## run 1
==> flow/design.v (excerpt) <==
module ALU(
input clk,
input [15:0]a,b,
input [3*8:0] op,
output  reg [31:0]out
    );
Size: roughly 2,600 cells after synthesis, roughly 32 flip-flops, roughly 90 I/O pins, ~18,000 sq um of cells after synthesis.
clock: 33.2 ns
lec_check: 0
abc_area: 0
cap_margin: 0
core_aspect_ratio: 0.58
core_margin: 2
core_utilization: 48
cts_cluster_diameter: 369
cts_cluster_size: 98
gpl_routability_driven: 1
place_density_lb_addon: 0.26
slew_margin: 20
tns_end_percent: 30
run.sh (not shown) runs the stock make flow with config.mk's settings and CLKGATE_MAP_FILE=.
Per the final summary, run 1 finished and its layout is clean on timing, DRC and antenna.
What run 2 does differently from run 1 at the input level:
- CORE_UTILIZATION now 47, was 48
- TNS_END_PERCENT no longer set, was 30
- ABC_AREA now 1, was 0
- CTS_CLUSTER_SIZE no longer set, was 98
- CTS_CLUSTER_DIAMETER no longer set, was 369
- the clock period (ns, I/O delays scaled along) now 17.3, was 33.2
Results
[run 2] flow finished | final checks: failed | reasons: negative setup slack. For run 1, the layer with the highest usage was met1, unlike run 2, where it was met2. Looking only at design area, and setting everything else aside, the lower value of run 2 and run 1 goes to run 1. Changes observed in run 2 relative to run 1: total leakage power saw an increase, synthesized cell area picked up an extra about 0.8%.
The inputs of run 3 differ from those of run 2 as listed below.
- a change of CORE_UTILIZATION from 47 to 25
- an added CTS_CLUSTER_SIZE of 98
- an added CTS_CLUSTER_DIAMETER of 369
- an added TNS_END_PERCENT of 30
- a change of the clock period (ns, I/O delays scaled along) from 17.3 to 33.2
==> results <==
- Run 3 finished all stages; the layout is clean.
- Compared with run 2, run 3 shows final layout net count that has gone down by more than 10%.
- Endpoint of the most critical setup path: M.C[29] -> run 3, M.C[30] -> run 2
- Delta (run 3 minus run 2): internal power component moved down; via count down 6,259; initial antenna violation count ~0 delta; part of the total power dissipated in sequential elements rose by 0.8 points; die area up 35,000 sq um.
- Diff run 2 -> run 3 | antenna cell count | decrease of 1
- Going from run 2 to run 3, register fraction of the total cell area now larger, part of the total power dissipated in combinational logic now smaller, share of the core filled with cells in the final layout now smaller.
What run 4 does differently from run 3 at the input level:
- CORE_UTILIZATION: 25 -> 58
- CTS_CLUSTER_SIZE: 98 -> unset
- TNS_END_PERCENT: 30 -> unset
- SETUP_SLACK_MARGIN: unset -> 5.0
- CTS_CLUSTER_DIAMETER: 369 -> unset
- PLACE_DENSITY_LB_ADDON: 0.26 -> unset
- the clock period (ns, I/O delays scaled along): 33.2 -> 21.3
## What came out
Run 4 did not finish; the tool stopped in global routing with error GRT-0232. Total setup buffers inserted after CTS, run 3 and run 4, higher one = run 4. Re total cell area reported by yosys after synthesis: no difference whatsoever between run 4 and run 3. Run 4 vs. run 3: post-cts sizing count went up; cell count after placement did not really move. Relative to run 3, total die size has decreased by 56% in run 4.
[inputs] run 5 vs run 4
- CORE_UTILIZATION changed from 58 to 67
- CTS_CLUSTER_DIAMETER newly set to 356
- the clock period (ns, I/O delays scaled along) changed from 21.3 to 18.4
==> results <==
- In the summary table, run 5 is marked failed, with error DPL-0038 raised in clock tree synthesis.
- Going from run 4 to run 5, count of input and output buffers held steady; count of standard-cell rows saw a decrease; worst-case setup slack after placement shrank by 3.26 ns.
- Synthesized cell count: run 5 vs run 4 identical


ALU again, from the RTL that the note above started with.
clock: 10.6 ns
lec_check: 0
cap_margin: 20
core_margin: 2
core_utilization: 72
cts_cluster_diameter: 364
cts_cluster_size: 32
slew_margin: 20
The first run did not get past detailed placement.
Next try:
CORE_UTILIZATION = 40   (was 72)
CTS_CLUSTER_DIAMETER = default   (was 364)
CTS_CLUSTER_SIZE = default   (was 32)
clock period = 28.0 ns   (was 10.6 ns; I/O delays follow)
Result: The changed run finished clean. Synthesized area is unchanged. Synthesized cell count does not change. Die area grows by well over a third.
Next try:
clock period = 34.0 ns   (was 28.0 ns; I/O delays follow)
After rerunning: The new run finished clean; sequential cell count is unchanged; worst setup slack gets better by 1.8 ns; total power shrinks by 17%; global-route usage increases by 1.1 points; utilization went down by 1.4 points; via count came out higher by 0.48%; combinational power fell by 17%; routed wire length rose by 2.4%; cell area drops by 3.1%; area after synthesis is unchanged; sequential share of layout area is about the same.
Next try:
CORE_UTILIZATION = 58   (was 40)
SETUP_SLACK_MARGIN = 4.35   (was default)
clock period = 15.0 ns   (was 34.0 ns; I/O delays follow)
The changed run aborted during global routing with GRT-0232.
Die size goes down by 31%.
Synthesized cell count stays the same.
Synthesized area does not change.


## v51
The RTL this note starts from:
==> flow/design.v <==
`timescale 1ns / 1ps
module logical(
input [15:0] a,b,
input [3*8:0] sel,
output reg [15:0] x
    );
 always@(*)
begin
    case(sel)
    "~": 
            x=~a;
    "|": 
            x=a|b;
    "&": 
            x=a&b;
    "~&": 
            x=~(a&b);
    "~|": 
            x=~(a|b);
    "^": 
            x=a^b;
    "~^": 
            x=~(a^b);
    "<<": 
            x=a<<1;
    ">>": 
            x=a>>1;
    "asl": 
            x={a[14:0],1'b0};
    "asr": 
            x={a[15],a[15:1]};
    "rol": 
            x={a[14:0],a[15]};
    "ror": 
            x={a[0],a[15:1]};  
    "cmp": 
            if(a>b)
                x=1;
             else if(a<b)
                x=16'hffff;
             else
                x=0;  
     default:
            x=0;
     endcase
end
endmodule
`timescale 1ns / 1ps
module arithmetic(
input [15:0] A,
input [15:0] B,
input [8:0] sel,
output reg [15:0] Sum,
output reg Cout
    );
wire [15:0] B_comp;
twos_comp TC(B,B_comp);
reg [15:0] b;
wire [15:0] S1;
wire c1;
adder A1( A, b, S1, c1);
always @(*)
case(sel)
"+" : begin
        b = B;
        Sum = S1;
        Cout = c1;
      end
"-" : begin
        b = B_comp;
        Sum = S1;
        Cout = 0;
      end       
default : begin
        b = B;
        Sum = 0;
        Cout = 0;
        end       
endcase 
endmodule
module adder(
input [15:0] A,
input [15:0] B,
output [15:0] Sum,
output Cout
    );
wire [2:0] cout_cla;
wire Cin;
assign Cin = 0;
carry_look_ahead CLA1(A[3:0],B[3:0], Cin, cout_cla[0]);
carry_look_ahead CLA2(A[7:4],B[7:4], cout_cla[0], cout_cla[1]);
carry_look_ahead CLA3(A[11:8],B[11:8], cout_cla[1], cout_cla[2] );  
carry_look_ahead CLA4(A[15:12],B[15:12], cout_cla[2], Cout );
ripple_carry_adder RCA1(A[3:0], B[3:0], Cin, Sum[3:0]);
ripple_carry_adder RCA2(A[7:4], B[7:4],cout_cla[0], Sum[7:4]);
ripple_carry_adder RCA3(A[11:8], B[11:8], cout_cla[1], Sum[11:8]);
ripple_carry_adder RCA4(A[15:12], B[15:12], cout_cla[2], Sum[15:12]);  
endmodule
module full_adder(
input a, b, cin,
output sum, cout
);
    assign sum = a ^ b ^ cin;
    assign cout = (a & b) | (b & cin) | (cin & a);
endmodule
module ripple_carry_adder(
    input [3:0] a, b,
    input cin,
    output [3:0] sum
);
    wire [3:0] c;
    full_adder FA1(a[0], b[0], cin, sum[0], c[0]);
    full_adder FA2(a[1], b[1], c[0], sum[1], c[1]);
    full_adder FA3(a[2], b[2], c[1], sum[2], c[2]);
    full_adder FA4(a[3], b[3], c[2], sum[3], c[3]);
endmodule
module carry_look_ahead(
input [3:0]a,b,
input Cin,
output Cout1);
wire [3:0]p,g;
assign p = a^b;
assign g = a&b;
assign Cout1 =  g[3] | (p[3] & g[2]) | (p[3] & p[2] & g[1]) | (p[3] & p[2] & p[1] & g[0]) | (p[3] & p[2] & p[1] & p[0] & Cin);
endmodule
module twos_comp(
input [15:0]B,
output [15:0]B_comp
);
assign B_comp = ~B + 1'b1;
endmodule
`timescale 1ns / 1ps
module multiplier( input clk, input[15:0]A1, B1, output reg [31:0] C);
integer i;
reg [31:0]A2;
reg [15:0]B2;
always@(posedge clk )
begin
		C=0;
		A2[15:0]=A1;
		A2[31:16]=0;
		B2=B1;
        for (i=0;i<16;i=i+1)
        begin
			if(B1[i]==1'b0)
			begin
				C=C+0;
			end
			else
			begin
				C=C+(A1<<i);
			end
		end
end
endmodule
`timescale 1ns / 1ps
module ALU(
input clk,
input [15:0]a,b,
input [3*8:0] op,
output  reg [31:0]out
    );
wire [15:0]z1,z2;
wire [31:0]z3;
reg [15:0] a1, a2, a3, b1, b2, b3;
reg [1:0] sel;
wire Cout;
always @(*)
if(  op == "" || op == "~" || op == "|" || op == "&" || op == "~&" || op == "~|" ||
     op == "^" || op == "~^" || op == ">>" || op == "<<" || op == "asr" || 
     op == "asl" || op == "ror" || op == "rol" || op == "cmp" )
 sel = 2'b00;
else if(op == "+" || op == "-")
    sel = 2'b01;
else if( op == "*" )
    sel = 2'b10;
else
    sel = 2'b00;
logical L(a1, b1, op, z1);
arithmetic AA1( a2,b2,op,z2,Cout);
multiplier M( clk,a3, b3, z3);
always @(*)
case(sel)
2'b00 : begin
        a1 = a;
        a2 = 0;
        a3 = 0;
        b1 = b;
        b2 = 0;
        b3 = 0;
        out[15:0] = z1;
        out[31:16] = 0;
        end
2'b01  : begin
        a1 = 0;
        a2 = a;
        a3 = 0;
        b1 = 0;
        b2 = b;
        b3 = 0;
        out[15:0] = z2;
        out[16] = Cout;
        out[31:17] = 0;
        end     
default :  begin
        a1 = 0;
        a2 = 0;
        a3 = a;
        b1 = 0;
        b2 = 0;
        b3 = b;
       out = z3;
        end            
endcase
endmodule
make LEC_CHECK=0 CAP_MARGIN=20 CORE_MARGIN=2 CORE_UTILIZATION=72 CTS_CLUSTER_DIAMETER=364 CTS_CLUSTER_SIZE=32 HOLD_SLACK_MARGIN=0.25 PLACE_DENSITY=0.35 SETUP_SLACK_MARGIN=3.01 SLEW_MARGIN=20 finish   # period 10.6 ns
v51: it failed with a tool error in 3_5_place_dp, so there are no final results.
--- input diff v51..v47 ---
Settings: swapping 20 for 35 in SLEW_MARGIN; clearing PLACE_DENSITY, which used to be 0.35; putting PLACE_DENSITY_LB_ADDON at 0.12 where nothing was set; clearing SETUP_SLACK_MARGIN, which used to be 3.01; swapping 0.25 for 0.29 in HOLD_SLACK_MARGIN.
## What came out
v51: it failed with a tool error in 3_5_place_dp, so there are no final results. Seen in the log of v47: DPL-0038 during 3_5_place_dp, after which the run never completed. The share of synthesized registers carrying an async set or reset of v47 and that of v51 are within noise of each other. Re adder-cell share of the synthesized area: no difference whatsoever between v47 and v51. On port buffer count, v51 tracks v47 almost exactly. Re total I/O pin count: no difference whatsoever between v47 and v51. Re number of storage elements in the synthesis netlist: no difference whatsoever between v51 and v47.
[inputs] v53 vs v47
Settings: clearing CTS_CLUSTER_DIAMETER, which used to be 364; clearing CTS_CLUSTER_SIZE, which used to be 32; clearing PLACE_DENSITY_LB_ADDON, which used to be 0.12; clearing HOLD_SLACK_MARGIN, which used to be 0.29; swapping 72 for 40 in CORE_UTILIZATION; swapping 35 for 20 in SLEW_MARGIN; swapping 10.6 for 27.1 in the clock period (ns, I/O delays scaled along).
[summary]
v53: no failed stages, no open violations at the end
[compare] base=v47 new=v53: post-synth area from yosys stat roughly the same, number of placement rows higher, fraction of the mapped netlist area in simple logic gates roughly the same, portion of the post-synthesis area used by sequential elements roughly the same, final estimated routing congestion in global placement lower.
Lower initial cell density of the core goes to v53 over v47.
Total core area in v53 is about 80% higher than in v47
Diff v47 -> v53: die area up about 80%, die span in x shows an increase of 55 µm, fraction of synthesized area in multiplexers held steady.
Input changes introduced in v48 (baseline for comparison: v53):
Settings: CTS_CLUSTER_SIZE newly set to 98; CORE_UTILIZATION changed from 40 to 67; the clock period (ns, I/O delays scaled along) changed from 27.1 to 35.4.
Notes after the runs:
- v53 → v48: final estimated routing congestion in global placement saw an increase; met1 demand-to-capacity share in global routing saw an increase.
- Across both runs, clock buffer count in the final layout was higher for v48 than for v53.
- A worst setup path startpoint of op[1] is what v48 shows, while op[6] belongs to v53.
- Across both runs, overall track demand over capacity in global routing was higher for v48 than for v53.


RTL: the design.v shown in full above, as it stands there.
==> flow/config.mk <==
export PLATFORM = sky130hd
export DESIGN_NAME = ALU
export DESIGN_NICKNAME = ALU
export VERILOG_FILES = /design/flow/design.v
export SDC_FILE = /design/flow/constraint.sdc
export NUM_CORES = 4
export LEC_CHECK = 0
export CAP_MARGIN = 20
export CORE_MARGIN = 2
export CORE_UTILIZATION = 40
export GPL_TIMING_DRIVEN = 0
export HOLD_SLACK_MARGIN = 0.01
export SLEW_MARGIN = 20
==> flow/constraint.sdc <==
create_clock -name core_clock -period 28.0 [get_ports {clk}]
set_input_delay 5.6000 -clock core_clock [delete_from_list [all_inputs] [get_ports {clk}]]
set_output_delay 5.6000 -clock core_clock [all_outputs]
set_load 0.01 [all_outputs]
The first run passed the timing, DRC and antenna checks.
Next try:
ABC_AREA = 1   (was not set)
CORE_UTILIZATION = 70   (was 40)
CTS_CLUSTER_DIAMETER = 190   (was not set)
CTS_CLUSTER_SIZE = 93   (was not set)
GPL_TIMING_DRIVEN = not set   (was 0)
HOLD_SLACK_MARGIN = not set   (was 0.01)
PLACE_DENSITY = 0.95   (was not set)
TNS_END_PERCENT = 15   (was not set)
Effect:
- The new run finished with timing, DRC and antenna clean
- final area decreases by 8.0%
- core utilization increases by 29 points
- sequential share of layout area increases by 0.26 points
- fmax increases by 5.2%
- first-iteration DRC count increases by 19%
- setup slack improved by 1.4 ns
Next try:
ABC_AREA = not set   (was 1)
CORE_UTILIZATION = 65   (was 70)
CTS_CLUSTER_DIAMETER = 59   (was 190)
CTS_CLUSTER_SIZE = not set   (was 93)
PLACE_DENSITY = not set   (was 0.95)
SETUP_SLACK_MARGIN = 4.6   (was not set)
TNS_END_PERCENT = not set   (was 15)
=> The new run died in 5_1_grt with GRT-0232; synthesized area goes down by 0.81%; synthesized cell count falls by 16%; die area grows by 6.7%.
Next try:
CORE_UTILIZATION = 40   (was 65)
CTS_CLUSTER_DIAMETER = not set   (was 59)
GPL_TIMING_DRIVEN = 0   (was not set)
HOLD_SLACK_MARGIN = 0.01   (was not set)
MAX_ROUTING_LAYER = met4   (was not set)
PLACE_DENSITY_LB_ADDON = 0.3   (was not set)
SETUP_SLACK_MARGIN = not set   (was 4.6)
With this change the flow finished clean.
Area after synthesis does not change.
Synthesized cell count is unchanged.
Die size rose by well over a third.
Next try:
CORE_UTILIZATION = 66   (was 40)
GPL_TIMING_DRIVEN = not set   (was 0)
HOLD_SLACK_MARGIN = not set   (was 0.01)
MAX_ROUTING_LAYER = not set   (was met4)
PLACE_DENSITY_LB_ADDON = not set   (was 0.3)
SETUP_SLACK_MARGIN = 3.58   (was not set)
- The changed run did not get past 5_1_grt
- synthesized cell count does not change
- die area decreases by 39%
- synthesized area stays the same


RTL: the design.v shown in full above, as it stands there.
Settings: LEC_CHECK=0, ABC_AREA=1, CAP_MARGIN=20, CORE_MARGIN=2, CORE_UTILIZATION=66, SLEW_MARGIN=20; clock period 35.4 ns.
The baseline passed the timing, DRC and antenna checks.
Then changed:
- ABC_AREA: 1 -> unset
- SETUP_SLACK_MARGIN: unset -> -0.2
- TNS_END_PERCENT: unset -> 5
- clock period: 35.4 -> 23.9 ns (I/O delays scaled with it)
Effect: The new run stopped in global routing (5_1_grt) with GRT-0116. Area after synthesis fell by about 0.8%. Die area falls by about 0.8%. Synthesized cell count came out lower by 16%.


exp/delta:
Starts from the design.v that is shown in full above.
make LEC_CHECK=0 CAP_MARGIN=20 CORE_MARGIN=2 CORE_UTILIZATION=58 SETUP_SLACK_MARGIN=-1.47 SLEW_MARGIN=20 TNS_END_PERCENT=35 finish   # period 21.9 ns
Layout checks on exp/delta: not met. Flow itself completed; violations: negative setup slack.
The following lists how exp/xenon was set up differently from exp/delta:
- clearing SETUP_SLACK_MARGIN, which used to be -1.47
- swapping 58 for 27 in CORE_UTILIZATION
- clearing TNS_END_PERCENT, which used to be 35
- swapping 21.9 for 32.6 in the clock period (ns, I/O delays scaled along)
Taking exp/delta as the reference point, the global placer's final weighted congestion of exp/xenon falls by 0.051.
On violation tally from detailed-route iteration zero: between exp/delta and exp/xenon, it ends up higher for exp/delta.
exp/xenon against exp/delta: utilization after layout lower, worst hold slack saw an increase, post-route fraction of the period consumed by the critical path saw a decrease, setup slack saw an increase, sequential share of layout area increased 0.78 points.
exp/xenon finished every step from synthesis to the final layout, and the layout passed the timing, DRC and antenna checks.
The final reports for exp/xenon and exp/delta show number of nets in the layout lower in the former.
In exp/xenon, the total power came out 37% below the value in exp/delta.
Looking at combinational share of cell area across exp/delta and exp/xenon, the one that comes out higher is exp/xenon.
diff inputs: exp/xenon => exp/harbor
- SETUP_SLACK_MARGIN: unset -> -0.2
- CORE_UTILIZATION: 27 -> 50
- the clock period (ns, I/O delays scaled along): 32.6 -> 15.0
First-pass GRT wire length | exp/harbor above exp/xenon
Finished, but not clean: exp/harbor, with negative setup slack.
Summary of the comparison: final worst slack is lower in exp/harbor, relative to exp/xenon.
From exp/xenon to exp/harbor the numbers moved as follows: row count -about 26%; switching power share of the total decreased 1.3 points.
In the metrics for exp/xenon and exp/harbor, the one carrying the higher number of placed instances, taps included is exp/harbor.
The inputs of exp/raven differ from those of exp/harbor as listed below.
- changing CORE_UTILIZATION from 50 to 28
- removing SETUP_SLACK_MARGIN (formerly -0.2)
- changing the clock period (ns, I/O delays scaled along) from 15.0 to 27.1
==> results <==
exp/raven closes out successfully: all stages finished, all timing, DRC and antenna checks passed. Compared exp/raven vs exp/harbor, and floorplan die width is up in exp/raven. exp/harbor consumes more power than exp/raven. Worst path setup slack after routing: exp/raven vs exp/harbor up 8590 ps. Taking exp/harbor as the reference, in exp/raven count of placed standard cells in the final layout, fillers left out down 396; area of the mapped netlist flat; routed wire length down 15000 um; count of non-CTS buffers in the layout down 783; sequential share of layout area up 0.76 points. Summary of exp/raven over exp/harbor: global-route usage over all layers down 21 points, share of the cycle needed by the critical path after routing down 54 points. Looking at iteration count of the initial detailed-routing pass, exp/raven sits 1 above exp/harbor.
Relative to exp/raven, the following input files were edited for exp/maple:
- SETUP_SLACK_MARGIN now 5.0, previously not set
- CORE_UTILIZATION now 61, was 28
- the clock period (ns, I/O delays scaled along) now 28.0, was 27.1
--- outcome ---
Across both runs, non-clock buffer count in the final layout was higher for exp/maple than for exp/raven.
| cell resize tally after clock tree synthesis | higher: exp/maple |
[compare] base=exp/raven new=exp/maple: relative area change from synthesis to final layout climbed 15 points, total of fill cells in the finished design fell 5001.
Power is estimated from default activity; no workload was simulated.
